Design bridge_top, start of the top module:
module bridge_top(hclk,hresetn,hwrite,haddr,hwdata,hreadyin,htrans,prdata,pwrite,penable,psel,paddr,pwdata,hrdata,hr_readyout,hresp);
==> flow/config.mk <==
export PLATFORM = sky130hd
export DESIGN_NAME = bridge_top
export DESIGN_NICKNAME = bridge_top
export VERILOG_FILES = /design/flow/design.v
export SDC_FILE = /design/flow/constraint.sdc
export NUM_CORES = 4
export LEC_CHECK = 0
export CAP_MARGIN = 10
export CORE_ASPECT_RATIO = 0.58
export CORE_MARGIN = 2
export CORE_UTILIZATION = 29
export CTS_CLUSTER_SIZE = 13
export GPL_ROUTABILITY_DRIVEN = 0
export PLACE_DENSITY = 0.88
export SLEW_MARGIN = 40
export TNS_END_PERCENT = 35
==> flow/constraint.sdc <==
create_clock -name core_clock -period 4.0 [get_ports {hclk}]
set_input_delay 0.8000 -clock core_clock [delete_from_list [all_inputs] [get_ports {hclk}]]
set_output_delay 0.8000 -clock core_clock [all_outputs]
set_load 0.01 [all_outputs]
run.sh (not shown) runs the stock make flow with config.mk's settings and CLKGATE_MAP_FILE=.
Edit:
CAP_MARGIN = 15   (was 10)
CORE_ASPECT_RATIO = unset   (was 0.58)
CORE_UTILIZATION = 72   (was 29)
CTS_CLUSTER_SIZE = unset   (was 13)
GPL_ROUTABILITY_DRIVEN = unset   (was 0)
PLACE_DENSITY = unset   (was 0.88)
SETUP_SLACK_MARGIN = 0.24   (was unset)
SLEW_MARGIN = 20   (was 40)
TNS_END_PERCENT = unset   (was 35)
clock period = 3.16 ns   (was 4.0 ns; I/O delays follow)
Effect:
- final area decreases by a few percent
- first-iteration DRC count increases by about a fifth
- cell count decreases by about a fifth
- register-to-register slack loses 680 ps

bridge_top again, from the RTL that the note above started with.
## bridge_top
module bridge_top(hclk,hresetn,hwrite,haddr,hwdata,hreadyin,htrans,prdata,pwrite,penable,psel,paddr,pwdata,hrdata,hr_readyout,hresp);
export LEC_CHECK = 0
export CAP_MARGIN = 10
export CORE_ASPECT_RATIO = 0.58
export CORE_MARGIN = 2
export CORE_UTILIZATION = 29
export GPL_ROUTABILITY_DRIVEN = 0
export SLEW_MARGIN = 20
export TNS_END_PERCENT = 35
create_clock -name core_clock -period 4.0 [get_ports {hclk}]
Then changed:
- CAP_MARGIN: 10 -> 20
- CORE_ASPECT_RATIO: 0.58 -> not set
- CORE_UTILIZATION: 29 -> 64
- GPL_ROUTABILITY_DRIVEN: 0 -> not set
- TNS_END_PERCENT: 35 -> not set
- clock period: 4.0 -> 4.74 ns (I/O delays scaled with it)
Result: The new run went through all stages and came out clean. Via count goes down slightly. Clock power came out lower by roughly a tenth. Total power went down by roughly a tenth. Cell area shrinks by a few percent. Sequential power came out lower by about a fifth. Utilization grows by 40 points. Hold slack barely changes. Synthesized cell count is unchanged. Clock-buffer cell count goes up by 1.
Then changed:
- CORE_UTILIZATION: 64 -> 66
- clock period: 4.74 -> 2.45 ns (I/O delays scaled with it)
=> The changed run completed with no timing, DRC or antenna violations. Global-route usage rose by 0.92 points. Worst hold slack loses 0.17 ns. Power goes up by well over a third. Cell count increases slightly.
Then changed:
- CORE_UTILIZATION: 66 -> 70
- CTS_CLUSTER_SIZE: not set -> 37
- clock period: 2.45 -> 1.7 ns (I/O delays scaled with it)
Result: The changed run ran to the end with violations: setup timing. Worst setup slack got worse by 0.54 ns. Worst hold slack got worse by 0.16 ns. Power rises by 53%.

## v36
bridge_top again, from the RTL that the note above started with.
// bridge_top
module bridge_top(hclk,hresetn,hwrite,haddr,hwdata,hreadyin,htrans,prdata,pwrite,penable,psel,paddr,pwdata,hrdata,hr_readyout,hresp);
make LEC_CHECK=0 ABC_AREA=1 CAP_MARGIN=20 CORE_MARGIN=2 CORE_UTILIZATION=64 CTS_CLUSTER_SIZE=100 SLEW_MARGIN=20 finish   # period 3.03 ns
Changes in v40 relative to v36:
-- flow/config.mk --
<<< v36, line 11
export CORE_UTILIZATION = 64
export CTS_CLUSTER_SIZE = 100
>>> v40, line 11
export CORE_UTILIZATION = 72
export PLACE_DENSITY = 0.38
<<< v36, line 14
>>> v40, line 14
export TNS_END_PERCENT = 10
==> flow/constraint.sdc <==
create_clock -name core_clock -period 3.6 [get_ports {hclk}]
set_input_delay 0.7200 -clock core_clock [delete_from_list [all_inputs] [get_ports {hclk}]]
set_output_delay 0.7200 -clock core_clock [all_outputs]
set_load 0.01 [all_outputs]
==> results <==
The via count reported for v40 is greater than that of v36 by 374.
Post-route standard cell area excluding fillers was higher in v36 than in v40.
Summary of v40 over v36: number of buffers inserted during clock tree synthesis lost 1, ratio of routed vias to standard cells picked up an extra 0.25.
Against v36, v40 reports a wire length of the first global-routing pass that is higher.
Against v36 as the reference, v40 delivers a lower count of clock-buffer cells in the layout.
Looking at total power across v36 and v40, the one that comes out lower is v40.
Here is what was changed in the inputs of v23 compared with v40.
-- flow/config.mk --
<<< v40, line 8
export ABC_AREA = 1
>>> v23, line 8
<<< v40, line 11
export CORE_UTILIZATION = 72
export PLACE_DENSITY = 0.38
>>> v23, line 10
export CORE_UTILIZATION = 15
<<< v40, line 14
export TNS_END_PERCENT = 10
>>> v23, line 12
==> flow/constraint.sdc <==
create_clock -name core_clock -period 6.13 [get_ports {hclk}]
set_input_delay 1.2260 -clock core_clock [delete_from_list [all_inputs] [get_ports {hclk}]]
set_output_delay 1.2260 -clock core_clock [all_outputs]
set_load 0.01 [all_outputs]
registers as the cell class ranked first by area was reported by v40, and combinational gates by v23. Going from v40 to v23, overall die height saw an increase; data arrival time at the worst-slack endpoint +0.81 ns. In the flow results for v40 and v23, the clock-buffer cell count is smaller on v40.
Power is estimated from default activity; no workload was simulated.
